==> design.v <==
`default_nettype none
`timescale 1ns / 10ps
module alu(
    input [3:0] aluControl,
    input [31:0] aluIn1,
    input [31:0] aluIn2,
    output logic [31:0] aluRes,
    output wire isZero
);
  always_comb begin
    case (aluControl)
      4'b0000: aluRes = aluIn1 + aluIn2;
      4'b0001: aluRes = aluIn1 - aluIn2;
      4'b0011: aluRes = (aluIn1 | aluIn2);
      4'b0010: aluRes = (aluIn1 & aluIn2);
      4'b0110: aluRes = (aluIn1 ^ aluIn2);
      4'b0101: aluRes = {31'b0, {(($signed(aluIn1) < $signed(aluIn2)))}};
      4'b0111: aluRes = {31'b0, {(aluIn1 < aluIn2)}};
      4'b1000: aluRes = aluIn1 << aluIn2[4:0];
      4'b1001: aluRes = aluIn1 >> aluIn2[4:0];
      4'b1010: aluRes = $signed(aluIn1) >>> aluIn2[4:0];
      default: aluRes = 32'b0;
    endcase
  end
  assign isZero = (aluRes == 32'b0);
endmodule
`default_nettype none
`timescale 1ns / 10ps
module immgen (
    input [31:0] instr,
    output logic [31:0] imm
);
wire [31:0] Uimm = {instr[31], instr[30:12], {12{1'b0}}};
wire [31:0] Iimm = {{21{instr[31]}}, instr[30:20]};
wire [31:0] Simm = {{21{instr[31]}}, instr[30:25], instr[11:7]};
wire [31:0] Bimm = {{20{instr[31]}}, instr[7], instr[30:25], instr[11:8], 1'b0};
wire [31:0] Jimm = {{12{instr[31]}}, instr[19:12], instr[20], instr[30:21], 1'b0};
wire isALUimm = (instr[6:0] == 7'b0010011);   
wire isBranch = (instr[6:0] == 7'b1100011);   
wire isJALR = (instr[6:0] == 7'b1100111);   
wire isJAL = (instr[6:0] == 7'b1101111);   
wire isAUIPC = (instr[6:0] == 7'b0010111);   
wire isLUI = (instr[6:0] == 7'b0110111);   
wire isLoad = (instr[6:0] == 7'b0000011);   
wire isStore = (instr[6:0] == 7'b0100011);   
wire isUtype = isAUIPC || isLUI;
wire isItype = isALUimm || isJALR || isLoad;
wire isStype = isStore;
wire isBtype = isBranch;
wire isJtype = isJAL;
always_comb begin
    if (isUtype) imm = Uimm;
    else if (isItype) imm = Iimm;
    else if (isStype) imm = Simm;
    else if (isBtype) imm = Bimm;
    else if (isJtype) imm = Jimm;
    else imm = 32'b0;
end
endmodule
`default_nettype none
`timescale 1ns / 10ps
module regfile (
    input clk,
    input write_en,
    input [4:0] A1,
    input [4:0] A2,
    input [4:0] A3,
    input [31:0] WD,
    output wire [31:0] RD1,
    output wire [31:0] RD2
);
reg [31:0] RegisterFile [32];
assign RD1 = (A1 != 0) ? RegisterFile[A1] : 0;
assign RD2 = (A2 != 0) ? RegisterFile[A2] : 0;
always @(posedge clk) begin
    if((write_en) && (A3 != 32'b0)) begin
        RegisterFile[A3] <= WD;
    end
end
endmodule
`default_nettype none
`timescale 1ns / 10ps
module controller (
    input clk,
    input rst,
    input [6:0] opcode,
    input [2:0] funct3,
    input funct7_5,
    input aluIsZero,
    output logic PCWrite,
    output logic AdrSrc,
    output logic MemWrite,
    output logic IRWrite,
    output logic [1:0] ResultSrc,
    output logic [3:0] aluControl,
    output logic [1:0] ALUSrcB,
    output logic [1:0] ALUSrcA,
    output logic RegWrite
);
localparam FETCH = 5'd0, DECODE = 5'd1, MEMADR = 5'd2, MEMREAD = 5'd3, MEMWB = 5'd4,
MEMWRITE = 5'd5, EXECUTER = 5'd6, ALUWB = 5'd7, EXECUTEI = 5'd8, JAL = 5'd9,
JALR = 5'd10, LUI = 5'd11, AUIPC = 5'd12,
BEQ = 5'd13, BNE = 5'd14, BLT = 5'd15, BGE = 5'd16, BLTU = 5'd17, BGEU = 5'd18;
reg [4:0] state;
reg [4:0] next_state;
logic PCUpdate;
logic Branch;
logic BranchSel;
logic BranchCondition;
assign BranchCondition = BranchSel ? (!aluIsZero) : aluIsZero;
assign PCWrite = ((BranchCondition & Branch) || PCUpdate);
always @(posedge clk) begin
    if (rst)
        state <= FETCH;
    else
        state <= next_state;
end
always_comb begin
    case(state)
      FETCH:
        next_state = DECODE;
      DECODE: begin
        case(opcode)
          7'b0000011, 7'b0100011, 7'b1100111: next_state = MEMADR;
          7'b0110011: next_state = EXECUTER;
          7'b0010011: next_state = EXECUTEI;
          7'b1101111: next_state = JAL;
          7'b0110111: next_state = LUI;
          7'b0010111: next_state = AUIPC;
          7'b1100011: begin
            case(funct3)
              3'b000: next_state = BEQ;
              3'b001: next_state = BNE;
              3'b100: next_state = BLT;
              3'b101: next_state = BGE;
              3'b110: next_state = BLTU;
              3'b111: next_state = BGEU;
              default: next_state = DECODE;
            endcase
          end
          default: next_state = DECODE;
        endcase
      end
      MEMADR: begin
        case(opcode)
          7'b0000011: next_state = MEMREAD;
          7'b0100011: next_state = MEMWRITE;
          7'b1100111: next_state = JALR;
          default: next_state = MEMADR;
        endcase
      end
      EXECUTER, EXECUTEI, AUIPC, JAL, JALR: next_state = ALUWB;
      MEMREAD: next_state = MEMWB;
      MEMWRITE, MEMWB, ALUWB, LUI: next_state = FETCH;
      BEQ, BNE, BLT, BGE, BLTU, BGEU: next_state = FETCH;
      default: next_state = state;
    endcase
end
logic [1:0] ALUOp;
always_comb begin
    AdrSrc = 1'b0;
    ALUSrcA = 2'b00;
    ALUSrcB = 2'b00;
    ALUOp = 2'b00;
    ResultSrc = 2'b10;
    IRWrite = 1'b0;
    RegWrite = 1'b0;
    MemWrite = 1'b0;
    PCUpdate = 1'b0;
    Branch = 1'b0;
    BranchSel = 1'b0;
    case(state)
      FETCH: begin
        ALUSrcB = 2'b10;
        IRWrite = 1'b1;
        PCUpdate = 1'b1;
      end
      DECODE: begin
        ALUSrcA = 2'b01;
        ALUSrcB = 2'b01;
      end
      EXECUTER: begin
        ALUSrcA = 2'b10;
        ALUSrcB = 2'b00;
        ALUOp = 2'b10;
      end
      EXECUTEI: begin
        ALUSrcA = 2'b10;
        ALUSrcB = 2'b01;
        ALUOp = 2'b10;
      end
      LUI: begin
        ALUSrcA = 2'b11;
        ALUSrcB = 2'b01;
        ResultSrc = 2'b10;
        RegWrite = 1'b1;
      end
      AUIPC: begin
        ALUSrcA = 2'b01;
        ALUSrcB = 2'b01;
      end
      JAL: begin
        ALUSrcA = 2'b01;
        ALUSrcB = 2'b10;
        ResultSrc = 2'b00;
        PCUpdate = 1'b1;
      end
      ALUWB: begin
        ResultSrc = 2'b00;
        RegWrite = 1'b1;
        ALUSrcB = 2'b10;
      end
      JALR: begin
        ResultSrc = 2'b00;
        ALUSrcA = 2'b01;
        ALUSrcB = 2'b10;
        PCUpdate = 1'b1;
      end
      MEMADR: begin
        ALUSrcA = 2'b10;
        ALUSrcB = 2'b01;
      end
      MEMREAD: begin
        ALUSrcA = 2'b10;
        ALUSrcB = 2'b01;
        ResultSrc = 2'b00;
        AdrSrc = 1'b1;
      end
      MEMWRITE: begin
        ALUSrcA = 2'b10;
        ALUSrcB = 2'b01;
        ResultSrc = 2'b00;
        AdrSrc = 1'b1;
        MemWrite = 1'b1;
      end
      MEMWB: begin
        ALUSrcA = 2'b10;
        ALUSrcB = 2'b01;
        ResultSrc = 2'b01;
        RegWrite = 1'b1;
      end
      BEQ, BNE, BLT, BGE, BLTU, BGEU: begin
        ALUSrcA = 2'b10;
        ALUSrcB = 2'b00;
        ALUOp = 2'b01;
        ResultSrc = 2'b00;
        Branch = 1'b1;
        BranchSel = (state == BNE) || (state == BLT) || (state == BLTU);
      end
      default: ;
    endcase
end
always_comb begin
    case(ALUOp)
      2'b00: aluControl = 4'b0000;
      2'b01: begin
        case(funct3)
          3'b000, 3'b001: aluControl = 4'b0001;  
          3'b100, 3'b101: aluControl = 4'b0101;  
          3'b110, 3'b111: aluControl = 4'b0111;  
          default: aluControl = 4'b0000;
        endcase
      end
      2'b10: begin
        case(funct3)
          3'b000: begin
            if({opcode[5], funct7_5} == 2'b11) begin
              aluControl = 4'b0001;
            end else begin
              aluControl = 4'b0000;
            end
          end
          3'b101: begin
            if(funct7_5 == 1'b1) begin
              aluControl = 4'b1010;
            end else begin
              aluControl = 4'b1001;
            end
          end
          3'b001: aluControl = 4'b1000;
          3'b010: aluControl = 4'b0101;
          3'b011: aluControl = 4'b0111;
          3'b100: aluControl = 4'b0110;
          3'b110: aluControl = 4'b0011;
          3'b111: aluControl = 4'b0010;
          default: aluControl = 4'b0000;
        endcase
      end
      default: aluControl = 4'b0000;
    endcase
end
endmodule
`default_nettype none
`timescale 1ns / 10ps
module rv32i_mc (
    input clk,
    input rst,
    output wire [31:0] mem_addr,
    output wire [3:0] mem_wstrb,
    output wire [31:0] mem_wdata,
    input [31:0] mem_rdata
);
reg [31:0] pc;
always @(posedge clk) begin
  if(rst) begin
    pc <= 32'h1000;
  end else if(PCWrite) begin
    pc <= res;
  end
end
wire [31:0] Adr;
wire [31:0] instr;
wire [31:0] data;
reg decode;
reg [31:0] ir;
always @(posedge clk) begin
  decode <= IRWrite;
  if(decode) begin
    ir <= mem_rdata;
  end
end
assign instr = decode ? mem_rdata : ir;
wire [2:0] funct3 = instr[14:12];
wire [1:0] ld_off = aluOut[1:0];
wire [15:0] ld_half = ld_off[1] ? mem_rdata[31:16] : mem_rdata[15:0];
logic [7:0] ld_byte;
always_comb begin
  case (ld_off)
    2'b00: ld_byte = mem_rdata[7:0];
    2'b01: ld_byte = mem_rdata[15:8];
    2'b10: ld_byte = mem_rdata[23:16];
    default: ld_byte = mem_rdata[31:24];
  endcase
end
assign data = funct3[1] ? mem_rdata :
              funct3[0] ? {{16{ld_half[15] & ~funct3[2]}}, ld_half} :
                          {{24{ld_byte[7] & ~funct3[2]}}, ld_byte};
wire [1:0] st_off = Adr[1:0];
logic [3:0] st_strb;
always_comb begin
  if (funct3[1]) st_strb = 4'b1111;
  else if (funct3[0]) st_strb = st_off[1] ? 4'b1100 : 4'b0011;
  else st_strb = 4'b0001 << st_off;
end
assign mem_wstrb = MemWrite ? st_strb : 4'b0000;
assign mem_wdata = funct3[1] ? B :
                   funct3[0] ? {2{B[15:0]}} :
                               {4{B[7:0]}};
assign mem_addr = Adr;
assign Adr = AdrSrc ? res : pc;
reg [31:0] oldpc;
always @(posedge clk) begin
  if(IRWrite) begin
    oldpc <= pc;
  end
end
wire [31:0] imm;
immgen immgen (
  .instr(instr),
  .imm(imm)
);
wire [4:0] A1 = instr[19:15];
wire [4:0] A2 = instr[24:20];
wire [4:0] A3 = instr[11:7];
wire [31:0] RD1;
wire [31:0] RD2;
regfile regfile (
  .clk(clk),
  .write_en(RegWrite),
  .A1(A1),
  .A2(A2),
  .A3(A3),
  .WD(res),
  .RD1(RD1),
  .RD2(RD2)
);
reg [31:0] A;
reg [31:0] B;
always @(posedge clk) begin
  A <= RD1;
  B <= RD2;
end
logic [31:0] aluIn1;
logic [31:0] aluIn2;
wire [31:0] aluRes;
wire isZero;
always_comb begin
  case (ALUSrcA)
    2'b00: aluIn1 = pc;
    2'b01: aluIn1 = oldpc;
    2'b10: aluIn1 = A;
    default: aluIn1 = 0;
  endcase
  case (ALUSrcB)
    2'b00: aluIn2 = B;
    2'b01: aluIn2 = imm;
    2'b10: aluIn2 = 32'd4;
    2'b11: aluIn2 = aluOut;
    default: aluIn2 = 0;
  endcase
end
alu alu (
  .aluControl(aluControl),
  .aluIn1(aluIn1),
  .aluIn2(aluIn2),
  .aluRes(aluRes),
  .isZero(isZero)
);
reg [31:0] aluOut;
always @(posedge clk) begin
  aluOut <= aluRes;
end
logic [31:0] res;
always_comb begin
  case (ResultSrc)
    2'b00: res = aluOut;
    2'b01: res = data;
    2'b10: res = aluRes;
    default: res = 0;
  endcase
end
wire PCWrite;
wire AdrSrc;
wire MemWrite;
wire IRWrite;
wire [1:0] ResultSrc;
wire [3:0] aluControl;
wire [1:0] ALUSrcB;
wire [1:0] ALUSrcA;
wire RegWrite;
controller controller (
  .clk(clk),
  .rst(rst),
  .opcode(instr[6:0]),
  .funct3(instr[14:12]),
  .funct7_5(instr[30]),
  .aluIsZero(isZero),
  .PCWrite(PCWrite),
  .AdrSrc(AdrSrc),
  .MemWrite(MemWrite),
  .IRWrite(IRWrite),
  .ResultSrc(ResultSrc),
  .aluControl(aluControl),
  .ALUSrcB(ALUSrcB),
  .ALUSrcA(ALUSrcA),
  .RegWrite(RegWrite)
);
endmodule
==> run.sh <==
#!/bin/bash
# the make line also repeats each setting of config.mk as NAME=value (left out here)
make -C /OpenROAD-flow-scripts/flow DESIGN_CONFIG=/design/flow/config.mk WORK_HOME=/design/flow/orfs CLKGATE_MAP_FILE= finish
==> config.mk <==
export PLATFORM = sky130hd
export DESIGN_NAME = rv32i_mc
export DESIGN_NICKNAME = rv32i_mc
export VERILOG_FILES = /design/flow/design.v
export SDC_FILE = /design/flow/constraint.sdc
export NUM_CORES = 4
export LEC_CHECK = 0
export CAP_MARGIN = 20
export CORE_MARGIN = 2
export CORE_UTILIZATION = 58
export SLEW_MARGIN = 20
==> constraint.sdc <==
create_clock -name core_clock -period 6.6 [get_ports {clk}]
set_input_delay 1.3200 -clock core_clock [delete_from_list [all_inputs] [get_ports {clk}]]
set_output_delay 1.3200 -clock core_clock [all_outputs]
set_load 0.01 [all_outputs]
==> out/summary.txt, run 1 <==
FP Util: 58.3%
top cells by count, synth: nand2_1 (1,887), edfxtp_1 (1,056), nand3_1 (991)
Post-synth seq share: 51.4%
Post-synth regs: 1,236
crit path launch type: input port
port bufs: 101
largest net degree at the start of global routing: 151
most repeated cell in the gate-level netlist after synthesis: nand2_1
library cells used by synthesis: 120
Synth-to-Final Area Change: 28.5%
Worst EP arrival: 6.68 ns
gpl congestion: 1.14
Worst Hold Path Cells: 2
Post-DP HPWL: 209,000 um
setup TNS: -54.00 ns
total grt overflow: 0
Basic Gates by Area: 23.3%
XOR/XNOR Area Share: 0.255%
Crit Reg-Reg Endpoint: pc[2]$_SDFFE_PP0P_
critical path's largest stage delay: 0.39 ns
fraction of registers with async set/reset: 0%
comb area leader: simple AND/OR/NAND/NOR gates
clk latency late pin: 0.81 ns
Routed Antenna Nets: 0
status: complete, but fails checks
WHS Endpoint: ir[19]$_DFF_P_
WP depth: 29
Fail Reasons: negative setup slack
Log Warnings: 117
row count: 126
combinational power: 0.0115 W
switching pwr: 0.0110 W
die height: 348 um
cycle use final: 121%
RSZ-0062 raised after global routing: true
worst setup path start: mem_rdata[2]
Slew @ Worst Pin: 1.25 ns
Yosys warnings: 5
first-pass GRT wire length: 452,000 um
H-Tree Depth: 4
Top power group: combinational cells
critical path's top delay family: AND-OR/OR-AND gates
CP Class: input port to output port
CTS Buffer Depth: 3
die area: 0.121 mm2
Nets: 8,420
Avg Vias per Cell: 7.11
r2r setup slk: -0.60 ns
fin crit period: 8.00 ns
vias in the first global route: 66.7k
die width: 348 um
Worst Hold Class: flop to flop
combinational power share: 39.2%
origin of the critical flop-to-flop path: decode$_DFF_P_
Final Cell Area: 0.0883 mm2
post-route DRC violation count: 0
Fin. Hold Viols: 0
Post-DP Area: 0.0801 mm2
yosys stat area: 0.0687 mm2
Peak VDD IR: 0.000285 V
PD cells: 333 mW/mm2
clock-net power: 0.00758 W
Static Leakage: 34.1 nW
clk_skew: 0.0481 ns
# Cells Yosys: 7,310
Clock Pin Slew Worst Setup and Hold Paths: 0.07 ns
DR WL/cell: 32.2 um
Iter 0 DRT Violations: 13.4k
Synth Cell Area: 0.0687 mm2
Core ar.: 0.118 mm2
seq pwr: 0.0103 W
Critical Path Fanout Max: 3
Commonest flop: edfxtp_1
Max-Cap Viols: 0
dpl ws: -2.53 ns
final wirelength: 320,000 um
CTS tree: yes
CTS Root Buffer Type: clkbuf_16
ao+oa area frac: 14.1%
Flop pwr share: 35.0%
slew margin rel.: 16.2%
Mux area share: 4.73%
total global-route track usage: 51.4%
CP most frequent cell: buf_6
# IOs: 102
hold_ws: 0.519 ns
number of buffers created by CTS: 132
Critical Path Sink Type: output port
Final Util: 75.0%
Peak Freq: 0.125 GHz
Top-area cell share: 46.2%
vias post-DR: 70.6k
syn avg cell area: 9.40 um2
Final Setup Violations: 68
sw frac: 37.2%
R2R depth: 38
Final WS setup: -1.40 ns
critical path buffer and inverter count: 8
Clk network pwr share: 25.8%
Gate Count Post-Synth: 7,310
adder share: 1.86%
Worst Setup EP: mem_addr[30]
CTS sink count: 1,236
Pins Over Slew Limit: 0
hold wc startpoint: ir[19]$_DFF_P_
leading area contributor after synthesis: edfxtp_1
CP required: 5.28 ns
Pint: 0.0185 W
antenna violations before repair: 12
DRT Pass-1 Iters: 10
largest cells by area after synthesis: edfxtp_1 (46%), nand2_1 (10%), nand3_1 (7.2%)
Worst path slowest cell: o211ai_1
Post-synth EDFFs: 1,056
==> stage by stage <==
step,cells,total power [W]
finish,9938,0.0294
global route,9935,0.0299
CTS,9874,0.0282
detailed placement,9563,0.0203
global placement,9563,0.0202
floorplan,7341,0.0148
==> cell type report <==
type                            instances  area (um2)
Sequential cell                      1236       35300
Multi-Input combinational cell       5370       33800
Fill cell                            7876       29500
Timing Repair Buffer                 1395       12200
Clock buffer                          179        3710
Tap cell                             1536        1920
Clock inverter                         66         681
Inverter                              150         616
Antenna cell                            6        15.0
==> metal layers <==
metal  share of wire, %  track usage (%)
met2                 41             73.7
met3                 16             17.4
met1                 32             63.6
met5              0.032                0
met4                9.9             40.6
==> timing repair <==
item | CTS | global route
pin swaps | 172 | 143
gates cloned | 7 | 2
endpoints found under the setup margin | 521 | 68
hold buffers | 0 | 0
resized | 466 | 304
buffers inserted | 63 | 60
hold endpoints to repair | 0 | 0
==> run 2, diff against run 1 <==
CAP_MARGIN = 25   (was 20)
CELL_PAD_IN_SITES_GLOBAL_PLACEMENT = 3   (was default)
CORE_MARGIN = 7   (was 2)
CORE_UTILIZATION = 27   (was 58)
GPL_ROUTABILITY_DRIVEN = 0   (was default)
GPL_TIMING_DRIVEN = 0   (was default)
MAX_ROUTING_LAYER = met4   (was default)
PLACE_DENSITY_LB_ADDON = 0.12   (was default)
SETUP_SLACK_MARGIN = -0.09   (was default)
SLEW_MARGIN = 25   (was 20)
clock period = 11.3 ns   (was 6.6 ns; I/O delays follow)
==> out/summary.txt, run 2 <==
Worst Setup EP: mem_addr[24]
Flop pwr share: 32.8%
number of buffers created by CTS: 157
Worst Hold Class: flop to flop
hold buffer count at cts: 0
Log Warnings: 94
die area: 0.269 mm2
Final WS setup: -0.194 ns
CTS Root Buffer Type: clkbuf_16
critical path's top delay family: simple AND/OR/NAND/NOR gates
crit path launch type: input port
WHS Endpoint: ir[27]$_DFF_P_
r2r setup slk: 2.50 ns
Slew @ Worst Pin: 1.33 ns
critical path buffer and inverter count: 2
CP required: 9.04 ns
Basic Gates by Area: 23.3%
worst setup path start: mem_rdata[13]
Post-Layout Cell Count: 11.3k
Final Util: 33.4%
Clock Pin Slew Worst Setup and Hold Paths: 0.05 ns
Routed Antenna Nets: 0
hold wc startpoint: ir[27]$_DFF_P_
WP depth: 15
hold_ws: 0.488 ns
Crit Reg-Reg Endpoint: pc[17]$_SDFFE_PP0P_
port bufs: 100
Core ar.: 0.253 mm2
Yosys warnings: 5
Fin. Hold Viols: 0
CTS Buffer Depth: 3
Pint: 0.0105 W
Cells after DPL: 11.0k
Critical Path Fanout Max: 9
DRT Pass-1 Iters: 8
Synth-to-Final Area Change: 23.3%
leading area contributor after synthesis: edfxtp_1
origin of the critical flop-to-flop path: decode$_DFF_P_
Final Cell Area: 0.0847 mm2
Worst Hold Path Cells: 2
clk_skew: 0.0656 ns
combinational power: 0.00727 W
adder share: 1.86%
Peak Freq: 0.0870 GHz
# IOs: 102
RSZ-0062 raised after global routing: true
syn avg cell area: 9.40 um2
Top-area cell share: 46.2%
worst-path cell chain: clkdlybuf4s50_1 > nor3b_1 > o211a_1 > o21a_1 > nand2_1 > nor2_2 > nand2_1 > nor2_2 > a32oi_1 > nand3_1 > a211o_2 > nor2_1 > o32a_1 > a21oi_2 > clkdlybuf4s50_1
dpl ws: -3.67 ns
library cells used by synthesis: 120
antenna violations before repair: 55
post-route DRC violation count: 0
clk latency late pin: 0.85 ns
Critical Path Sink Type: output port
R2R depth: 29
sw frac: 43.0%
status: complete, but fails checks
Nets: 7,945
total global-route track usage: 35.1%
final wirelength: 480,000 um
vias post-DR: 69.4k
PD cells: 217 mW/mm2
FP Util: 27.1%
DR WL/cell: 42.4 um
Post-DP Area: 0.0783 mm2
FILL cells: 26.2k
# Cells Yosys: 7,310
Peak VDD IR: 0.000138 V
row count: 185
Worst EP arrival: 9.23 ns
Avg Vias per Cell: 6.13
comb area leader: simple AND/OR/NAND/NOR gates
Max-Cap Viols: 0
Pins Over Slew Limit: 0
top cells by count, synth: nand2_1 (1,887), edfxtp_1 (1,056), nand3_1 (991)
Synth Cell Area: 0.0687 mm2
switching pwr: 0.00791 W
Logic area: 0.0322 mm2
Fail Reasons: negative setup slack
CTS tree: yes
Gate Count Post-Synth: 7,310
CTS sink count: 1,236
cycle use final: 102%
Static Leakage: 30.4 nW
Iter 0 DRT Violations: 12.4k
die width: 518 um
CP Class: input port to output port
Post-DP HPWL: 371,000 um
largest cells by area after synthesis: edfxtp_1 (46%), nand2_1 (10%), nand3_1 (7.2%)
ao+oa area frac: 14.1%
seq pwr: 0.00602 W
Post-synth seq share: 51.4%
combinational power share: 39.5%
Sequential Area: 0.0353 mm2
slew margin rel.: 10.4%
Mux area share: 4.73%
first-pass GRT wire length: 620,000 um
largest net degree at the start of global routing: 38
die height: 518 um
total grt overflow: 0
fraction of registers with async set/reset: 0%
Top power group: combinational cells
vias in the first global route: 62.7k
Post-synth EDFFs: 1,056
H-Tree Depth: 4
Commonest flop: edfxtp_1
critical path's largest stage delay: 0.85 ns
Final Setup Violations: 14
Post-synth regs: 1,236
most repeated cell in the gate-level netlist after synthesis: nand2_1
yosys stat area: 0.0687 mm2
Clk network pwr share: 27.7%
XOR/XNOR Area Share: 0.255%
fin crit period: 11.49 ns
Worst path slowest cell: nor2_2
clock-net power: 0.00510 W
-- run 2: per-layer routing --
layer  GRT usage (%)  share of wire (%)  routed length, um  vias up
li1                -                  -                  -    27972
met1            48.5                 43             207000    35667
met2            47.9                 40             191000     4939
met3            10.4                 12              58700      780
met4            13.5                5.0              24000        0
met5               -                  0                  0        -
-- run 2: what timing repair did --
item | CTS | global route
buffers inserted | 38 | 21
gates resized | 171 | 71
gates cloned | 0 | 1
setup endpoints to repair | 97 | 29
pin swaps | 25 | 31
-- run 2: area by class of cell --
class / instances / share of cell area (%)
plain buffers: 558 / 3.03
clock inverters: 68 / 0.882
flip-flops and latches: 1236 / 41.7
inverters: 150 / 0.718
multi-input cells: 5370 / 38.0
clock buffers: 217 / 5.08
diodes: 19 / 0.0561
repair buffers: 337 / 5.56
well taps: 3366 / 4.97
-- run 2: stage by stage --
stage          total power, W  setup TNS, ns
2_1_floorplan         0.00857        -0.0785
3_3_place_gp           0.0123       -5161.85
3_5_place_dp           0.0128        -302.77
4_1_cts                0.0180         -0.741
5_1_grt                0.0186          -1.22
6_report               0.0184          -1.35
==> run 3, diff against run 2 <==
ABC_AREA = 1   (was default)
CAP_MARGIN = 5   (was 25)
CELL_PAD_IN_SITES_GLOBAL_PLACEMENT = default   (was 3)
CORE_ASPECT_RATIO = 0.92   (was default)
CORE_MARGIN = 2   (was 7)
CORE_UTILIZATION = 72   (was 27)
CTS_CLUSTER_DIAMETER = 361   (was default)
CTS_CLUSTER_SIZE = 54   (was default)
GPL_ROUTABILITY_DRIVEN = default   (was 0)
GPL_TIMING_DRIVEN = default   (was 0)
MAX_ROUTING_LAYER = default   (was met4)
PLACE_DENSITY_LB_ADDON = 0.05   (was 0.12)
SETUP_SLACK_MARGIN = 0.51   (was -0.09)
SLEW_MARGIN = 20   (was 25)
clock period = 5.16 ns   (was 11.3 ns; I/O delays follow)
==> out/summary.txt, run 3 <==
leading area contributor after synthesis: edfxtp_1
Mux area share: 0%
FP Util: 72.3%
status: stopped before the end
# Cells Yosys: 8,242
adder share: 1.85%
top cells by count, synth: nand2_1 (1,483), edfxtp_1 (1,056), o21ai_0 (921)
ao+oa area frac: 19.2%
row count: 109
CTS Root Buffer Type: clkbuf_16
die height: 301 um
Basic Gates by Area: 19.9%
die area: 0.0985 mm2
Synth Cell Area: 0.0691 mm2
library cells used by synthesis: 63
Commonest flop: edfxtp_1
comb area leader: simple AND/OR/NAND/NOR gates
total grt overflow: 281
syn avg cell area: 8.39 um2
Post-synth seq share: 51.1%
Post-synth EDFFs: 1,056
Post-synth regs: 1,236
First Err: [ERROR GRT-0232] Routing congestion too high. Check the congestion heatmap in the GUI.
Yosys warnings: 5
most repeated cell in the gate-level netlist after synthesis: nand2_1
CTS sink count: 1,236
H-Tree Depth: 1
Core ar.: 0.0956 mm2
total global-route track usage: 70.5%
yosys stat area: 0.0691 mm2
XOR/XNOR Area Share: 0.165%
largest cells by area after synthesis: edfxtp_1 (46%), nand2_1 (8.1%), o21ai_0 (6.7%)
Top-area cell share: 45.9%
# IOs: 102
Halt Stage: global routing
fraction of registers with async set/reset: 0%
CTS Buffer Depth: 3
Post-DP HPWL: 189,000 um
number of buffers created by CTS: 26
die width: 327 um
Gate Count Post-Synth: 8,242
gpl congestion: 1.36
hold buffer count at cts: 0
port bufs: 101
==> run 3: timing repair <==
item	4_1_cts
resized	409
setup endpoints to repair	1151
pin swaps	141
buffers inserted	104
==> run 3: stage by stage <==
step	worst slack [ns]	power, W	cell area, um2	std cells	setup TNS [ns]
detailed placement	-2.50	0.0261	79200	10111	-1112.64
CTS	-1.48	0.0305	81700	10263	-118.07
floorplan	-0.769	0.0198	70200	8273	-13.32
global placement	-2.34	0.0258	79200	10111	-935.37
==> run 3: per-layer routing <==
metal  overflow  GRT usage [%]
met3         29           52.3
met5          3           27.5
met4         91           58.7
met2        109           86.2
met1         49           78.0
==> run 4, diff against run 3 <==
ABC_AREA = default   (was 1)
CAP_MARGIN = 20   (was 5)
CELL_PAD_IN_SITES_DETAIL_PLACEMENT = 1   (was default)
CORE_ASPECT_RATIO = default   (was 0.92)
CORE_UTILIZATION = 26   (was 72)
CTS_CLUSTER_DIAMETER = default   (was 361)
CTS_CLUSTER_SIZE = default   (was 54)
MAX_ROUTING_LAYER = met5   (was default)
PLACE_DENSITY_LB_ADDON = default   (was 0.05)
SETUP_SLACK_MARGIN = default   (was 0.51)
SLEW_MARGIN = 30   (was 20)
clock period = 12.0 ns   (was 5.16 ns; I/O delays follow)
==> out/summary.txt, run 4 <==
status: complete, no violations
Top-area cell share: 46.2%
Worst Hold Class: flop to flop
Post-DP HPWL: 245,000 um
Nets: 7,543
yosys stat area: 0.0687 mm2
CTS Buffer Depth: 3
Worst path slowest cell: clkdlybuf4s50_1
PD cells: 189 mW/mm2
WP depth: 30
Post-synth EDFFs: 1,056
CP Class: input port to output port
total grt overflow: 0
Top power group: sequential cells
Max-Cap Viols: 0
Crit Reg-Reg Endpoint: pc[11]$_SDFFE_PP0P_
vias in the first global route: 66.4k
sw frac: 39.1%
critical path buffer and inverter count: 6
Clk network pwr share: 28.8%
antenna violations before repair: 27
Synth Cell Area: 0.0687 mm2
clk_skew: 0.0624 ns
R2R depth: 27
cycle use final: 97.4%
Yosys warnings: 5
CTS Root Buffer Type: clkbuf_16
vias post-DR: 66.2k
Basic Gates by Area: 23.3%
Clock Pin Slew Worst Setup and Hold Paths: 0.06 ns
Post-synth regs: 1,236
dpl ws: 0.160 ns
number of buffers created by CTS: 141
Routed Antenna Nets: 0
Flop pwr share: 37.7%
hold wc startpoint: pc[22]$_SDFFE_PP0P_
# Cells Yosys: 7,310
Fin. Hold Viols: 0
Avg Vias per Cell: 5.99
gpl congestion: 1.05
Final Util: 30.7%
die width: 518 um
CP required: 9.60 ns
critical path's largest stage delay: 0.63 ns
Mux area share: 4.73%
hold buffer count at cts: 0
library cells used by synthesis: 120
crit path launch type: input port
Worst EP arrival: 9.29 ns
largest net degree at the start of global routing: 171
DRT Pass-1 Iters: 6
Worst Setup EP: mem_wstrb[0]
RSZ-0062 raised after global routing: false
critical path's top delay family: AND-OR/OR-AND gates
clk latency late pin: 0.83 ns
combinational power share: 33.5%
r2r setup slk: 3.08 ns
switching pwr: 0.00593 W
top cells by count, synth: nand2_1 (1,887), edfxtp_1 (1,056), nand3_1 (991)
Post-DP Area: 0.0758 mm2
Post-synth seq share: 51.4%
H-Tree Depth: 4
Static Leakage: 28.9 nW
Commonest flop: edfxtp_1
comb area leader: simple AND/OR/NAND/NOR gates
Final WS setup: 0.312 ns
seq pwr: 0.00573 W
XOR/XNOR Area Share: 0.255%
worst setup path start: mem_rdata[5]
clock-net power: 0.00437 W
most repeated cell in the gate-level netlist after synthesis: nand2_1
die height: 518 um
Critical Path Sink Type: output port
CTS sink count: 1,236
origin of the critical flop-to-flop path: controller.state[10]$_DFF_P_
ao+oa area frac: 14.1%
first-pass GRT wire length: 510,000 um
WHS Endpoint: oldpc[22]$_DFFE_PP_
fin crit period: 11.69 ns
CTS tree: yes
Slew @ Worst Pin: 1.12 ns
syn avg cell area: 9.40 um2
slew margin rel.: 23.1%
Gate Count Post-Synth: 7,310
Peak Freq: 0.0856 GHz
total global-route track usage: 26.3%
final wirelength: 368,000 um
post-route DRC violation count: 0
row count: 188
die area: 0.268 mm2
Pins Over Slew Limit: 0
Core ar.: 0.263 mm2
combinational power: 0.00509 W
DR WL/cell: 33.3 um
PostCTS Resize Cnt: 0
Final Cell Area: 0.0805 mm2
Worst Hold Path Cells: 0
leading area contributor after synthesis: edfxtp_1
Final Setup Violations: 0
Log Warnings: 114
adder share: 1.86%
Iter 0 DRT Violations: 8,646
Pint: 0.00926 W
setup TNS: 0 ns
largest cells by area after synthesis: edfxtp_1 (46%), nand2_1 (10%), nand3_1 (7.2%)
FP Util: 26.2%
# IOs: 102
Critical Path Fanout Max: 6
Peak VDD IR: 0.000148 V
Synth-to-Final Area Change: 17.1%
port bufs: 101
fraction of registers with async set/reset: 0%
Setup Fix Bufs, Post-CTS: 0
[run 4: metrics by stage]
step | total power [W] | cells | hold WS (ns)
4_1_cts | 0.0150 | 11034 | 0.492
2_1_floorplan | 0.00807 | 7341 | 0.438
3_3_place_gp | 0.0106 | 10776 | 0.463
5_1_grt | 0.0155 | 11036 | 0.517
3_5_place_dp | 0.0107 | 10778 | 0.479
6_report | 0.0152 | 11044 | 0.500
[run 4: final cells by class]
cell class | instances | area, um2
clock inverters | 61 | 681
inverters | 150 | 598
repair buffers | 509 | 4340
diodes | 8 | 20.0
clock buffers | 195 | 3910
well taps | 3515 | 4400
multi-input cells | 5370 | 31200
fillers | 30058 | 182000
flip-flops and latches | 1236 | 35300
[run 4: metal layers]
metal | global-route usage, % | wire length [um] | vias up | part of all wire (%)
met5 | 0 | 110 | - | 0.030
met1 | 32.7 | 140000 | 33689 | 38
met3 | 5.74 | 36200 | 1131 | 9.9
met4 | 17.6 | 28800 | 18 | 7.8
met2 | 40.9 | 162000 | 4257 | 44
li1 | - | - | 27062 | -
==> run 5, diff against run 4 <==
CELL_PAD_IN_SITES_DETAIL_PLACEMENT = default   (was 1)
CORE_UTILIZATION = 40   (was 26)
MAX_ROUTING_LAYER = default   (was met5)
SLEW_MARGIN = 20   (was 30)
==> out/summary.txt, run 5 <==
critical path buffer and inverter count: 7
top cells by count, synth: nand2_1 (1,887), edfxtp_1 (1,056), nand3_1 (991)
Final Setup Violations: 0
Synth Cell Area: 0.0687 mm2
largest cells by area after synthesis: edfxtp_1 (46%), nand2_1 (10%), nand3_1 (7.2%)
PD cells: 189 mW/mm2
combinational power: 0.00492 W
Avg Vias per Cell: 6.61
hold wc startpoint: pc[30]$_SDFFE_PP0P_
Slew @ Worst Pin: 1.18 ns
final wirelength: 342,000 um
row count: 152
Core ar.: 0.171 mm2
Fin. Hold Viols: 0
CTS tree: yes
critical path's top delay family: AND-OR/OR-AND gates
Iter 0 DRT Violations: 9,495
Post-synth EDFFs: 1,056
switching pwr: 0.00561 W
Basic Gates by Area: 23.3%
yosys stat area: 0.0687 mm2
Flop pwr share: 38.3%
CTS sink count: 1,236
FILL cells: 16.0k
Worst path slowest cell: a2111oi_2
DR WL/cell: 35.1 um
Log Warnings: 114
adder share: 1.86%
critical path's largest stage delay: 0.78 ns
fraction of registers with async set/reset: 0%
CTS Buffer Depth: 3
Max-Cap Viols: 0
Clk network pwr share: 28.7%
gpl congestion: 1.07
hold_ws: 0.495 ns
Commonest flop: edfxtp_1
first-pass GRT wire length: 472,000 um
met3 WL post-DR: 32,900 um
Static Leakage: 28.9 nW
Gate Count Post-Synth: 7,310
Peak VDD IR: 0.000138 V
Worst Hold Class: flop to flop
worst setup path start: mem_rdata[5]
H-Tree Depth: 4
crit path launch type: input port
CP Class: input port to output port
vias in the first global route: 60.2k
Final WS setup: 0.350 ns
Final Cell Area: 0.0789 mm2
total global-route track usage: 38.2%
origin of the critical flop-to-flop path: controller.state[10]$_DFF_P_
comb area leader: simple AND/OR/NAND/NOR gates
Worst Setup EP: mem_addr[15]
dpl ws: 0.130 ns
largest net degree at the start of global routing: 158
CTS Root Buffer Type: clkbuf_16
Synth-to-Final Area Change: 14.8%
FP Util: 40.1%
status: complete, no violations
cycle use final: 97.1%
Post-DP Area: 0.0741 mm2
combinational power share: 33.0%
Worst EP arrival: 9.25 ns
port bufs: 101
Crit Reg-Reg Endpoint: pc[17]$_SDFFE_PP0P_
Post-DP HPWL: 224,000 um
routed length on met2: 155,000 um
Pint: 0.00932 W
Clock Pin Slew Worst Setup and Hold Paths: 0.06 ns
worst-path cell chain: clkdlybuf4s50_1 > mux2i_4 > inv_2 > nor4_4 > buf_4 > o211ai_1 > o22a_2 > ha_1 > or3b_2 > a211oi_1 > o211ai_1 > a31oi_1 > buf_4 > nor2_1 > xnor2_1 > o21ai_0 > a2111oi_2 > o211ai_1 > buf_4 > nor2_1 > o32a_1 > a21oi_1 > buf_4 > clkdlybuf4s50_1
vias post-DR: 64.4k
most repeated cell in the gate-level netlist after synthesis: nand2_1
CP most frequent cell: buf_4
die area: 0.175 mm2
R2R depth: 27
# IOs: 102
clk latency late pin: 0.81 ns
WL met1: 124,000 um
Top-area cell share: 46.2%
post-route DRC violation count: 0
clock-net power: 0.00428 W
XOR/XNOR Area Share: 0.255%
fin crit period: 11.65 ns
Critical Path Fanout Max: 9
Top power group: sequential cells
DRT Pass-1 Iters: 7
Nets: 7,537
die height: 418 um
Post-synth regs: 1,236
leading area contributor after synthesis: edfxtp_1
library cells used by synthesis: 120
WP depth: 24
sw frac: 37.6%
seq pwr: 0.00572 W
WHS Endpoint: oldpc[30]$_DFFE_PP_
die width: 418 um
r2r setup slk: 3.11 ns
# Cells Yosys: 7,310
total grt overflow: 0
syn avg cell area: 9.40 um2
ao+oa area frac: 14.1%
Critical Path Sink Type: output port
top sig layer: met5
RSZ-0062 raised after global routing: false
Post-synth seq share: 51.4%
antenna violations before repair: 20
slew margin rel.: 20.9%
Routed Antenna Nets: 0
CP required: 9.60 ns
clk_skew: 0.0576 ns
Yosys warnings: 5
Worst Hold Path Cells: 0
Pins Over Slew Limit: 0
Peak Freq: 0.0858 GHz
Mux area share: 4.73%
number of buffers created by CTS: 138
-- run 5: what timing repair did --
| action | CTS | global route |
|---|---|---|
| buffers inserted | 0 | 2 |
| resized | 0 | 7 |
| hold buffers | 0 | 0 |
| setup endpoints to repair | 0 | 7 |
-- run 5: stage by stage --
step | util, % | setup TNS [ns] | total power (W) | cells
2_1_floorplan | - | 0 | 0.00807 | 7341
3_3_place_gp | 43.3 | -1.01 | 0.0105 | 9485
3_5_place_dp | 43.3 | 0 | 0.0105 | 9486
4_1_cts | 45.9 | 0 | 0.0147 | 9734
5_1_grt | 46.1 | 0 | 0.0153 | 9745
6_report | 46.1 | 0 | 0.0149 | 9754
-- run 5: final cells by class --
class / count / area [um2] / share of cell area, %
Timing Repair Buffer: 506 / 4360 / 5.53
Tap cell: 2233 / 2790 / 3.54
Inverter: 150 / 598 / 0.758
Sequential cell: 1236 / 35300 / 44.8
Antenna cell: 11 / 27.5 / 0.0349
Multi-Input combinational cell: 5370 / 31200 / 39.6
Clock inverter: 56 / 673 / 0.854
Clock buffer: 192 / 3860 / 4.89
-- run 5: per-layer routing --
layer	GRT usage [%]	vias to the layer above
met5	0	-
met4	29.6	4
met3	7.50	1031
met2	59.7	4398
met1	46.3	31914
li1	-	27090
==> run 6, diff against run 5 <==
CORE_UTILIZATION = 68   (was 40)
CTS_CLUSTER_SIZE = 40   (was default)
clock period = 7.54 ns   (was 12.0 ns; I/O delays follow)
==> out/summary.txt, run 6 <==
Mux area share: 4.73%
syn avg cell area: 9.40 um2
most repeated cell in the gate-level netlist after synthesis: nand2_1
ao+oa area frac: 14.1%
Basic Gates by Area: 23.3%
Post-synth regs: 1,236
total global-route track usage: 79.0%
Top-area cell share: 46.2%
row count: 116
total grt overflow: 32
top cells by count, synth: nand2_1 (1,887), edfxtp_1 (1,056), nand3_1 (991)
Synth Cell Area: 0.0687 mm2
Halt Stage: global routing
Core ar.: 0.100 mm2
adder share: 1.86%
First Err: [ERROR GRT-0232] Routing congestion too high. Check the congestion heatmap in the GUI.
# Cells Yosys: 7,310
Commonest flop: edfxtp_1
largest cells by area after synthesis: edfxtp_1 (46%), nand2_1 (10%), nand3_1 (7.2%)
CTS sink count: 1,236
Post-DP Area: 0.0781 mm2
FP Util: 68.6%
H-Tree Depth: 3
dpl ws: -1.75 ns
Post-synth EDFFs: 1,056
Yosys warnings: 5
die area: 0.104 mm2
comb area leader: simple AND/OR/NAND/NOR gates
fraction of registers with async set/reset: 0%
status: stopped before the end
Gate Count Post-Synth: 7,310
gpl congestion: 1.28
Post-DP HPWL: 210,000 um
CTS Root Buffer Type: clkbuf_16
library cells used by synthesis: 120
port bufs: 101
leading area contributor after synthesis: edfxtp_1
CTS Buffer Depth: 3
Post-synth seq share: 51.4%
XOR/XNOR Area Share: 0.255%
die height: 322 um
number of buffers created by CTS: 117
# IOs: 102
yosys stat area: 0.0687 mm2
die width: 322 um
run 6: repair_timing:
| action | CTS |
|---|---|
| setup endpoints to repair | 68 |
| hold buffers | 0 |
| setup buffers | 100 |
| pin swaps | 170 |
| cloned | 4 |
| resized | 439 |
run 6: stage by stage:
step	hold WS (ns)	setup TNS [ns]	cells	total power [W]
2_1_floorplan	0.438	-5.89	7341	0.0130
3_3_place_gp	0.474	-84.56	9167	0.0172
3_5_place_dp	0.489	-87.56	9170	0.0173
4_1_cts	0.513	-15.17	9461	0.0238
run 6: metal layers:
layer / track usage, % / GRT overflow
met5: 36.8 / 0
met4: 73.9 / 15
met3: 67.6 / 1
met2: 91.9 / 16
met1: 81.1 / 0
==> run 7, diff against run 6 <==
CORE_UTILIZATION = 66   (was 68)
CTS_CLUSTER_SIZE = default   (was 40)
SETUP_SLACK_MARGIN = -0.64   (was default)
TNS_END_PERCENT = 5   (was default)
clock period = 8.39 ns   (was 7.54 ns; I/O delays follow)
==> out/summary.txt, run 7 <==
leading area contributor after synthesis: edfxtp_1
Top-area cell share: 46.2%
Post-DP Area: 0.0779 mm2
# Cells Yosys: 7,310
die height: 327 um
most repeated cell in the gate-level netlist after synthesis: nand2_1
FP Util: 66.5%
XOR/XNOR Area Share: 0.255%
die width: 327 um
Post-synth EDFFs: 1,056
Synth Cell Area: 0.0687 mm2
CTS Buffer Depth: 3
die area: 0.107 mm2
largest cells by area after synthesis: edfxtp_1 (46%), nand2_1 (10%), nand3_1 (7.2%)
H-Tree Depth: 3
status: stopped before the end
port bufs: 101
number of buffers created by CTS: 119
dpl ws: -1.95 ns
Post-synth seq share: 51.4%
Halt Stage: global routing
yosys stat area: 0.0687 mm2
syn avg cell area: 9.40 um2
Mux area share: 4.73%
adder share: 1.86%
Yosys warnings: 5
top cells by count, synth: nand2_1 (1,887), edfxtp_1 (1,056), nand3_1 (991)
# IOs: 102
library cells used by synthesis: 120
CTS sink count: 1,236
Basic Gates by Area: 23.3%
fraction of registers with async set/reset: 0%
Post-synth regs: 1,236
ao+oa area frac: 14.1%
Commonest flop: edfxtp_1
comb area leader: simple AND/OR/NAND/NOR gates
row count: 118
Gate Count Post-Synth: 7,310
CTS Root Buffer Type: clkbuf_16
hold buffer count at cts: 0
Core ar.: 0.103 mm2
Post-DP HPWL: 205,000 um
gpl congestion: 1.15
-- run 7: repair_timing --
item,CTS
gates resized,99
setup buffers,16
setup endpoints to repair,33
pin swaps,34
-- run 7: through the flow --
stage	cells	hold WS, ns
CTS	9465	0.495
detailed placement	9226	0.482
global placement	9225	0.480
floorplan	7341	0.438
==> run 8, diff against run 7 <==
ABC_AREA = 1   (was default)
CAP_MARGIN = 5   (was 20)
CORE_ASPECT_RATIO = 0.92   (was default)
CORE_UTILIZATION = 72   (was 66)
CTS_CLUSTER_DIAMETER = 95   (was default)
CTS_CLUSTER_SIZE = 43   (was default)
PLACE_DENSITY = 0.36   (was default)
SETUP_SLACK_MARGIN = 1.35   (was -0.64)
TNS_END_PERCENT = default   (was 5)
clock period = 5.16 ns   (was 8.39 ns; I/O delays follow)
==> out/summary.txt, run 8 <==
Mux area share: 0%
die width: 327 um
total grt overflow: 25
# IOs: 102
port bufs: 101
FP Util: 72.3%
# Cells Yosys: 8,242
CTS Root Buffer Type: clkbuf_16
number of buffers created by CTS: 41
yosys stat area: 0.0691 mm2
Basic Gates by Area: 19.9%
most repeated cell in the gate-level netlist after synthesis: nand2_1
comb area leader: simple AND/OR/NAND/NOR gates
Post-DP HPWL: 190,000 um
syn avg cell area: 8.39 um2
status: stopped before the end
die area: 0.0985 mm2
Post-synth EDFFs: 1,056
Gate Count Post-Synth: 8,242
CTS Buffer Depth: 3
leading area contributor after synthesis: edfxtp_1
die height: 301 um
Post-synth regs: 1,236
Yosys warnings: 5
Cells after DPL: 10.1k
adder share: 1.85%
ao+oa area frac: 19.2%
Synth Cell Area: 0.0691 mm2
XOR/XNOR Area Share: 0.165%
hold buffer count at cts: 0
library cells used by synthesis: 63
Commonest flop: edfxtp_1
H-Tree Depth: 2
CTS sink count: 1,236
Core ar.: 0.0956 mm2
total global-route track usage: 65.9%
Halt Stage: global routing
row count: 109
fraction of registers with async set/reset: 0%
First Err: [ERROR GRT-0116] Global routing finished with congestion. Check the congestion regions in the DRC Viewer.
largest cells by area after synthesis: edfxtp_1 (46%), nand2_1 (8.1%), o21ai_0 (6.7%)
Top-area cell share: 45.9%
gpl congestion: 1.31
top cells by count, synth: nand2_1 (1,483), edfxtp_1 (1,056), o21ai_0 (921)
Post-synth seq share: 51.1%
==> run 8: metal layers <==
layer,track usage [%],overflow
met1,72.7,2
met2,85.6,12
met3,41.5,0
met4,56.5,11
met5,24.9,0
==> run 8: through the flow <==
step / setup WS, ns / area (um2)
after CTS: -1.45 / 84100
after detailed placement: -2.48 / 79200
after global placement: -2.34 / 79200
after floorplan: -0.769 / 70000
==> run 8: timing repair <==
item                                    4_1_cts
pin swaps                                   158
buffers inserted                            139
resized                                     662
cloned                                       18
endpoints found under the setup margin     1891
==> run 9, diff against run 8 <==
ABC_AREA = default   (was 1)
CAP_MARGIN = 20   (was 5)
CORE_ASPECT_RATIO = default   (was 0.92)
CORE_UTILIZATION = 56   (was 72)
CTS_CLUSTER_DIAMETER = default   (was 95)
CTS_CLUSTER_SIZE = default   (was 43)
PLACE_DENSITY = default   (was 0.36)
SETUP_SLACK_MARGIN = -0.46   (was 1.35)
TNS_END_PERCENT = 5   (was default)
clock period = 6.53 ns   (was 5.16 ns; I/O delays follow)
==> out/summary.txt, run 9 <==
status: complete, but fails checks
Fail Reasons: negative setup slack
origin of the critical flop-to-flop path: decode$_DFF_P_
port bufs: 101
Flop pwr share: 35.5%
first-pass GRT wire length: 482,000 um
final wirelength: 345,000 um
CP required: 5.22 ns
Mux area share: 4.73%
die height: 354 um
ao+oa area frac: 14.1%
Gate Count Post-Synth: 7,310
DR WL/cell: 34.3 um
Post-DP HPWL: 233,000 um
critical path's largest stage delay: 1.11 ns
Clock Pin Slew Worst Setup and Hold Paths: 0.06 ns
Cells after DPL: 9,750
Worst Hold Class: flop to flop
most repeated cell in the gate-level netlist after synthesis: nand2_1
vias post-DR: 71.8k
Commonest flop: edfxtp_1
Slew @ Worst Pin: 1.42 ns
# IOs: 102
CTS tree: yes
CTS Root Buffer Type: clkbuf_16
Static Leakage: 33.7 nW
cycle use final: 124%
library cells used by synthesis: 120
clock-net power: 0.00692 W
XOR/XNOR Area Share: 0.255%
Core ar.: 0.122 mm2
CTS sink count: 1,236
worst setup path start: mem_rdata[9]
Synth-to-Final Area Change: 26.2%
largest net degree at the start of global routing: 183
largest cells by area after synthesis: edfxtp_1 (46%), nand2_1 (10%), nand3_1 (7.2%)
Final Util: 71.2%
vias in the first global route: 67.7k
FP Util: 56.4%
Peak VDD IR: 0.000376 V
R2R depth: 32
Logic area: 0.0328 mm2
Critical Path Sink Type: output port
combinational power share: 40.9%
RSZ-0062 raised after global routing: true
yosys stat area: 0.0687 mm2
H-Tree Depth: 3
FILL cells: 8,467
Worst Hold Path Cells: 0
Post-synth EDFFs: 1,056
CTS Buffer Depth: 3
Nets: 8,452
WP depth: 19
syn avg cell area: 9.40 um2
leading area contributor after synthesis: edfxtp_1
Iter 0 DRT Violations: 15.0k
Crit Reg-Reg Endpoint: pc[31]$_SDFFE_PP0P_
Worst Setup EP: mem_addr[25]
Max-Cap Viols: 0
row count: 128
fin crit period: 8.09 ns
Fin. Hold Viols: 0
antenna violations before repair: 24
Synth Cell Area: 0.0687 mm2
Clk network pwr share: 23.6%
critical path's top delay family: AND-OR/OR-AND gates
Pint: 0.0180 W
Final Setup Violations: 68
Top power group: combinational cells
CP Class: input port to output port
Sequential Area: 0.0353 mm2
seq pwr: 0.0104 W
post-route DRC violation count: 0
Post-synth regs: 1,236
Critical Path Fanout Max: 19
comb area leader: simple AND/OR/NAND/NOR gates
# Cells Yosys: 7,310
CP most frequent cell: buf_4
sw frac: 38.4%
hold wc startpoint: pc[20]$_SDFFE_PP0P_
combinational power: 0.0120 W
die width: 354 um
Routed Antenna Nets: 0
worst-path cell chain: clkdlybuf4s50_1 > mux2_2 > a311oi_1 > o22a_2 > buf_4 > inv_2 > buf_4 > buf_4 > a31oi_1 > a221oi_1 > nor3_1 > o21ai_0 > o21ai_0 > buf_4 > a211o_1 > nor2_2 > o32ai_4 > mux2_4 > buf_2
Avg Vias per Cell: 7.14
die area: 0.126 mm2
top cells by count, synth: nand2_1 (1,887), edfxtp_1 (1,056), nand3_1 (991)
number of buffers created by CTS: 116
critical path buffer and inverter count: 7
Post-Layout Cell Count: 10.1k
Worst EP arrival: 6.79 ns
Worst path slowest cell: nor3_1
gpl congestion: 1.18
clk latency late pin: 0.80 ns
dpl ws: -2.72 ns
Peak Freq: 0.124 GHz
Basic Gates by Area: 23.3%
slew margin rel.: 4.44%
Post-synth seq share: 51.4%
Top-area cell share: 46.2%
crit path launch type: input port
Yosys warnings: 5
PD cells: 338 mW/mm2
clk_skew: 0.0483 ns
WHS Endpoint: oldpc[20]$_DFFE_PP_
fraction of registers with async set/reset: 0%
total grt overflow: 0
Log Warnings: 119
switching pwr: 0.0113 W
adder share: 1.86%
total global-route track usage: 53.6%
Pins Over Slew Limit: 0
DRT Pass-1 Iters: 11
r2r setup slk: -0.59 ns
Final WS setup: -1.56 ns
## run 9: area by class of cell
class | count | area share [%]
multi-input cells | 5370 | 37.8
diodes | 14 | 0.0404
well taps | 1625 | 2.35
inverters | 150 | 0.700
flip-flops and latches | 1236 | 40.7
clock inverters | 56 | 0.698
repair buffers | 1443 | 13.9
clock buffers | 165 | 3.72
## run 9: stage by stage
stage / instance area, um2 / power [W] / TNS, ns / hold slack, ns
2_1_floorplan: 69300 / 0.0149 / -42.04 / 0.438
3_3_place_gp: 80700 / 0.0210 / -904.93 / 0.478
3_5_place_dp: 80700 / 0.0211 / -952.17 / 0.505
4_1_cts: 85800 / 0.0282 / -56.40 / 0.517
5_1_grt: 86700 / 0.0297 / -69.82 / 0.530
6_report: 86700 / 0.0293 / -61.78 / 0.522
## run 9: timing repair
item / 4_1_cts / 5_1_grt
setup endpoints to repair: 132 / 68
resized: 298 / 158
pin swaps: 102 / 100
hold buffers: 0 / 0
setup buffers: 54 / 33
endpoints found under the hold margin: 0 / 0
cloned: 0 / 0
## run 9: per-layer routing
layer / part of all wire (%) / GRT usage, % / vias up
met4: 12 / 47.6 / 20
met1: 31 / 61.2 / 33393
met3: 15 / 20.7 / 2213
met2: 42 / 78.3 / 7299
met5: 0.039 / 0.151 / -
li1: - / - / 28893
==> run 10, diff against run 9 <==
CORE_UTILIZATION = 40   (was 56)
SETUP_SLACK_MARGIN = default   (was -0.46)
TNS_END_PERCENT = default   (was 5)
clock period = 11.8 ns   (was 6.53 ns; I/O delays follow)
==> out/summary.txt, run 10 <==
Critical Path Sink Type: output port
Worst Hold Class: flop to flop
post-route DRC violation count: 0
total global-route track usage: 37.8%
Pins Over Slew Limit: 0
seq pwr: 0.00579 W
leading area contributor after synthesis: edfxtp_1
dpl ws: 0.267 ns
CTS Root Buffer Type: clkbuf_16
ao+oa area frac: 14.1%
clock-net power: 0.00433 W
Worst Setup EP: mem_addr[30]
Post-DP Area: 0.0741 mm2
CP most frequent cell: a21oi_1
Avg Vias per Cell: 6.59
Worst path slowest cell: clkdlybuf4s50_1
die area: 0.175 mm2
Iter 0 DRT Violations: 9,929
Final WS setup: 0.275 ns
Peak Freq: 0.0868 GHz
Mux area share: 4.73%
Log Warnings: 120
antenna violations before repair: 18
hold wc startpoint: pc[1]$_SDFFE_PP0P_
Peak VDD IR: 0.000169 V
row count: 152
number of buffers created by CTS: 139
first-pass GRT wire length: 468,000 um
Worst Hold Path Cells: 0
vias post-DR: 64.3k
Final Setup Violations: 0
hold_ws: 0.494 ns
Max-Cap Viols: 0
cycle use final: 97.7%
DR WL/cell: 34.8 um
total grt overflow: 0
status: complete, no violations
Commonest flop: edfxtp_1
Flop pwr share: 38.2%
WHS Endpoint: oldpc[1]$_DFFE_PP_
Slew @ Worst Pin: 1.21 ns
die height: 418 um
Tot Pwr: 0.0151 W
DRT Pass-1 Iters: 9
clk_skew: 0.0598 ns
hold buffer count at cts: 0
Nets: 7,533
clk latency late pin: 0.83 ns
Top-area cell share: 46.2%
CTS sink count: 1,236
Post-synth EDFFs: 1,056
H-Tree Depth: 4
Basic Gates by Area: 23.3%
fraction of registers with async set/reset: 0%
critical path's top delay family: AND-OR/OR-AND gates
RSZ-0062 raised after global routing: false
Final Cell Area: 0.0788 mm2
Top power group: sequential cells
Fin. Hold Viols: 0
CP required: 9.44 ns
Post-synth regs: 1,236
CTS Buffer Depth: 3
CTS tree: yes
Static Leakage: 28.8 nW
combinational power share: 33.2%
Synth Cell Area: 0.0687 mm2
r2r setup slk: 2.77 ns
fin crit period: 11.53 ns
Clk network pwr share: 28.6%
port bufs: 101
# IOs: 102
origin of the critical flop-to-flop path: controller.state[13]$_DFF_P_
crit path launch type: input port
vias in the first global route: 60.1k
library cells used by synthesis: 120
Critical Path Fanout Max: 5
largest net degree at the start of global routing: 158
Synth-to-Final Area Change: 14.6%
PD cells: 192 mW/mm2
Worst EP arrival: 9.17 ns
Final Util: 46.0%
top cells by count, synth: nand2_1 (1,887), edfxtp_1 (1,056), nand3_1 (991)
Yosys warnings: 5
combinational power: 0.00502 W
Gate Count Post-Synth: 7,310
yosys stat area: 0.0687 mm2
Post-DP HPWL: 220,000 um
slew margin rel.: 18.9%
Post-synth seq share: 51.4%
Pint: 0.00943 W
critical path buffer and inverter count: 6
switching pwr: 0.00570 W
Routed Antenna Nets: 0
final wirelength: 340,000 um
PostCTS Resize Cnt: 0
XOR/XNOR Area Share: 0.255%
largest cells by area after synthesis: edfxtp_1 (46%), nand2_1 (10%), nand3_1 (7.2%)
R2R depth: 26
most repeated cell in the gate-level netlist after synthesis: nand2_1
Crit Reg-Reg Endpoint: pc[31]$_SDFFE_PP0P_
critical path's largest stage delay: 0.59 ns
CP Class: input port to output port
worst setup path start: mem_rdata[6]
WP depth: 27
adder share: 1.86%
sw frac: 37.7%
# Cells Yosys: 7,310
syn avg cell area: 9.40 um2
Setup Fix Bufs, Post-CTS: 0
gpl congestion: 1.14
die width: 418 um
FP Util: 40.1%
comb area leader: simple AND/OR/NAND/NOR gates
Clock Pin Slew Worst Setup and Hold Paths: 0.06 ns
Core ar.: 0.171 mm2
[run 10: final cells by class]
type                    count  area, um2
clock inverters            66        642
repair buffers            501       4290
flip-flops and latches   1236      35300
well taps                2233       2790
multi-input cells        5370      31200
clock buffers             187       3860
inverters                 150        598
diodes                     10       25.0
fillers                 16124      92400
[run 10: metrics by stage]
step	setup TNS, ns	std cells
after detailed placement	0	9485
final	0	9753
after CTS	0	9738
after floorplan	0	7341
after global routing	0	9744
after global placement	-1.28	9483
[run 10: routing by layer]
metal / share of wire, % / track usage [%]
met3: 10 / 8.26
met1: 36 / 45.3
met4: 9.7 / 31.1
met2: 45 / 58.4
met5: 0.011 / 0
==> run 11, diff against run 10 <==
ABC_AREA = 1   (was default)
CAP_MARGIN = 5   (was 20)
CORE_ASPECT_RATIO = 0.92   (was default)
CORE_UTILIZATION = 72   (was 40)
CTS_CLUSTER_DIAMETER = 95   (was default)
CTS_CLUSTER_SIZE = 84   (was default)
PLACE_DENSITY = 0.39   (was default)
SETUP_SLACK_MARGIN = 0.51   (was default)
clock period = 5.16 ns   (was 11.8 ns; I/O delays follow)
==> out/summary.txt, run 11 <==
status: stopped before the end
Halt Stage: global routing
First Err: [ERROR GRT-0116] Global routing finished with congestion. Check the congestion regions in the DRC Viewer.
Post-synth EDFFs: 1,056
H-Tree Depth: 2
Post-synth seq share: 51.1%
number of buffers created by CTS: 35
syn avg cell area: 8.39 um2
fraction of registers with async set/reset: 0%
leading area contributor after synthesis: edfxtp_1
comb area leader: simple AND/OR/NAND/NOR gates
XOR/XNOR Area Share: 0.165%
top cells by count, synth: nand2_1 (1,483), edfxtp_1 (1,056), o21ai_0 (921)
# IOs: 102
CTS sink count: 1,236
Commonest flop: edfxtp_1
total global-route track usage: 63.0%
ao+oa area frac: 19.2%
gpl congestion: 1.36
row count: 109
Mux area share: 0%
most repeated cell in the gate-level netlist after synthesis: nand2_1
die height: 301 um
Basic Gates by Area: 19.9%
die area: 0.0985 mm2
Post-DP HPWL: 185,000 um
CTS Root Buffer Type: clkbuf_16
dpl ws: -2.52 ns
Yosys warnings: 5
Core ar.: 0.0956 mm2
Gate Count Post-Synth: 8,242
CTS Buffer Depth: 3
largest cells by area after synthesis: edfxtp_1 (46%), nand2_1 (8.1%), o21ai_0 (6.7%)
total grt overflow: 3
Top-area cell share: 45.9%
Synth Cell Area: 0.0691 mm2
hold buffer count at cts: 0
port bufs: 101
# Cells Yosys: 8,242
yosys stat area: 0.0691 mm2
die width: 327 um
Post-synth regs: 1,236
FP Util: 72.3%
Post-DP Area: 0.0793 mm2
adder share: 1.85%
library cells used by synthesis: 63
[run 11: timing repair]
action                     4_1_cts
gates cloned                    10
gates resized                  481
pin swaps                      137
buffers inserted               136
setup endpoints to repair     1129
[run 11: metal layers]
layer,GRT usage [%],GRT overflow
met5,18.3,0
met1,71.1,0
met2,82.6,1
met4,50.0,2
met3,39.6,0
[run 11: metrics by stage]
step,cells,TNS (ns)
CTS,10325,-87.42
detailed placement,10117,-1156.90
global placement,10117,-989.33
floorplan,8273,-13.32
==> run 12, diff against run 11 <==
ABC_AREA = default   (was 1)
CAP_MARGIN = 20   (was 5)
CORE_ASPECT_RATIO = default   (was 0.92)
CORE_MARGIN = 9   (was 2)
CORE_UTILIZATION = 43   (was 72)
CTS_CLUSTER_DIAMETER = default   (was 95)
CTS_CLUSTER_SIZE = 95   (was 84)
PLACE_DENSITY = default   (was 0.39)
PLACE_DENSITY_LB_ADDON = 0.09   (was default)
SETUP_SLACK_MARGIN = default   (was 0.51)
TNS_END_PERCENT = 95   (was default)
clock period = 19.4 ns   (was 5.16 ns; I/O delays follow)
==> out/summary.txt, run 12 <==
Crit Reg-Reg Endpoint: pc[19]$_SDFFE_PP0P_
Sequential Area: 0.0353 mm2
critical path's top delay family: AND-OR/OR-AND gates
antenna violations before repair: 34
Top-area cell share: 46.2%
Logic area: 0.0312 mm2
status: complete, no violations
largest net degree at the start of global routing: 173
fin crit period: 16.44 ns
Max-Cap Viols: 0
row count: 146
Critical Path Sink Type: output port
Avg Vias per Cell: 6.72
Static Leakage: 28.0 nW
Flop pwr share: 38.2%
ao+oa area frac: 14.1%
worst-path cell chain: clkdlybuf4s50_1 > mux2i_4 > buf_12 > inv_8 > o211ai_2 > a21o_2 > nand2_4 > ha_1 > a21oi_1 > nor4_1 > o311ai_0 > a21boi_0 > o31ai_1 > o211ai_1 > nand3_1 > a21o_1 > a21oi_1 > a2111oi_0 > mux2i_1 > nand4_1 > nor2_1 > o32ai_4 > mux2_2 > clkdlybuf4s50_1
critical path buffer and inverter count: 4
number of buffers created by CTS: 139
crit path launch type: input port
post-route DRC violation count: 0
CP required: 15.52 ns
Nets: 7,357
Fin. Hold Viols: 0
Log Warnings: 114
switching pwr: 0.00346 W
combinational power: 0.00290 W
Final Util: 48.8%
Yosys warnings: 5
Commonest flop: edfxtp_1
leading area contributor after synthesis: edfxtp_1
Slew @ Worst Pin: 1.28 ns
Final Cell Area: 0.0774 mm2
clk_skew: 0.0978 ns
WP depth: 24
Critical Path Fanout Max: 129
clk latency late pin: 0.84 ns
yosys stat area: 0.0687 mm2
Worst path slowest cell: o31ai_1
Clock Pin Slew Worst Setup and Hold Paths: 0.05 ns
slew margin rel.: 13.7%
syn avg cell area: 9.40 um2
Final Setup Violations: 0
total global-route track usage: 36.5%
hold_ws: 0.498 ns
combinational power share: 31.7%
Post-synth EDFFs: 1,056
XOR/XNOR Area Share: 0.255%
top cells by count, synth: nand2_1 (1,887), edfxtp_1 (1,056), nand3_1 (991)
Clk network pwr share: 30.1%
final wirelength: 331,000 um
WHS Endpoint: ir[26]$_DFF_P_
PD cells: 118 mW/mm2
sw frac: 37.8%
most repeated cell in the gate-level netlist after synthesis: nand2_1
# Cells Yosys: 7,310
H-Tree Depth: 4
Basic Gates by Area: 23.3%
Post-synth seq share: 51.4%
CTS tree: yes
Synth Cell Area: 0.0687 mm2
Post-DP HPWL: 210,000 um
die area: 0.175 mm2
PostCTS Resize Cnt: 0
gpl congestion: 1.06
Routed Antenna Nets: 0
library cells used by synthesis: 120
FILL cells: 14.6k
Gate Count Post-Synth: 7,310
Top power group: sequential cells
Worst Hold Path Cells: 2
DRT Pass-1 Iters: 6
comb area leader: simple AND/OR/NAND/NOR gates
setup TNS: 0 ns
Post-synth regs: 1,236
hold buffer count at cts: 0
seq pwr: 0.00349 W
cycle use final: 84.8%
Pint: 0.00569 W
port bufs: 101
fraction of registers with async set/reset: 0%
Core ar.: 0.159 mm2
CTS sink count: 1,236
adder share: 1.86%
origin of the critical flop-to-flop path: decode$_DFF_P_
largest cells by area after synthesis: edfxtp_1 (46%), nand2_1 (10%), nand3_1 (7.2%)
Peak Freq: 0.0608 GHz
hold wc startpoint: ir[26]$_DFF_P_
R2R depth: 24
Worst Setup EP: mem_addr[31]
r2r setup slk: 9.76 ns
first-pass GRT wire length: 457,000 um
die width: 418 um
Final WS setup: 2.96 ns
clock-net power: 0.00275 W
total grt overflow: 0
FP Util: 43.3%
Iter 0 DRT Violations: 9,530
Worst EP arrival: 12.56 ns
vias in the first global route: 58.3k
Synth-to-Final Area Change: 12.6%
Pins Over Slew Limit: 0
Post-DP Area: 0.0725 mm2
Setup Fix Bufs, Post-CTS: 0
critical path's largest stage delay: 0.71 ns
vias post-DR: 63.3k
CTS Buffer Depth: 3
# IOs: 102
CTS Root Buffer Type: clkbuf_16
worst setup path start: mem_rdata[21]
die height: 418 um
DR WL/cell: 35.2 um
Peak VDD IR: 0.0000794 V
Worst Hold Class: flop to flop
RSZ-0062 raised after global routing: false
dpl ws: 2.75 ns
CP Class: input port to output port
Mux area share: 4.73%
-- run 12: area by class of cell --
cell class	instances	share of cell area [%]
clock inverters	52	1.08
repair buffers	325	3.70
flip-flops and latches	1236	45.7
well taps	2072	3.35
inverters	150	0.775
clock buffers	200	5.08
diodes	6	0.0194
multi-input cells	5370	40.3
-- run 12: metal layers --
| metal | GRT usage [%] | vias to the layer above | wire [um] | share of wire [%] |
|---|---|---|---|---|
| met5 | 0 | - | 190 | 0.057 |
| met4 | 16.7 | 32 | 17700 | 5.3 |
| met3 | 10.3 | 867 | 40300 | 12 |
| met2 | 53.2 | 4348 | 140000 | 42 |
| met1 | 50.2 | 31299 | 134000 | 40 |
| li1 | - | 26709 | - | - |
-- run 12: through the flow --
stage	total power, W	instances
6_report	0.00914	9411
4_1_cts	0.00904	9401
5_1_grt	0.00938	9405
2_1_floorplan	0.00499	7341
3_5_place_dp	0.00631	9149
3_3_place_gp	0.00632	9147
No activity file was given, so power comes from the tool's default toggle rates.
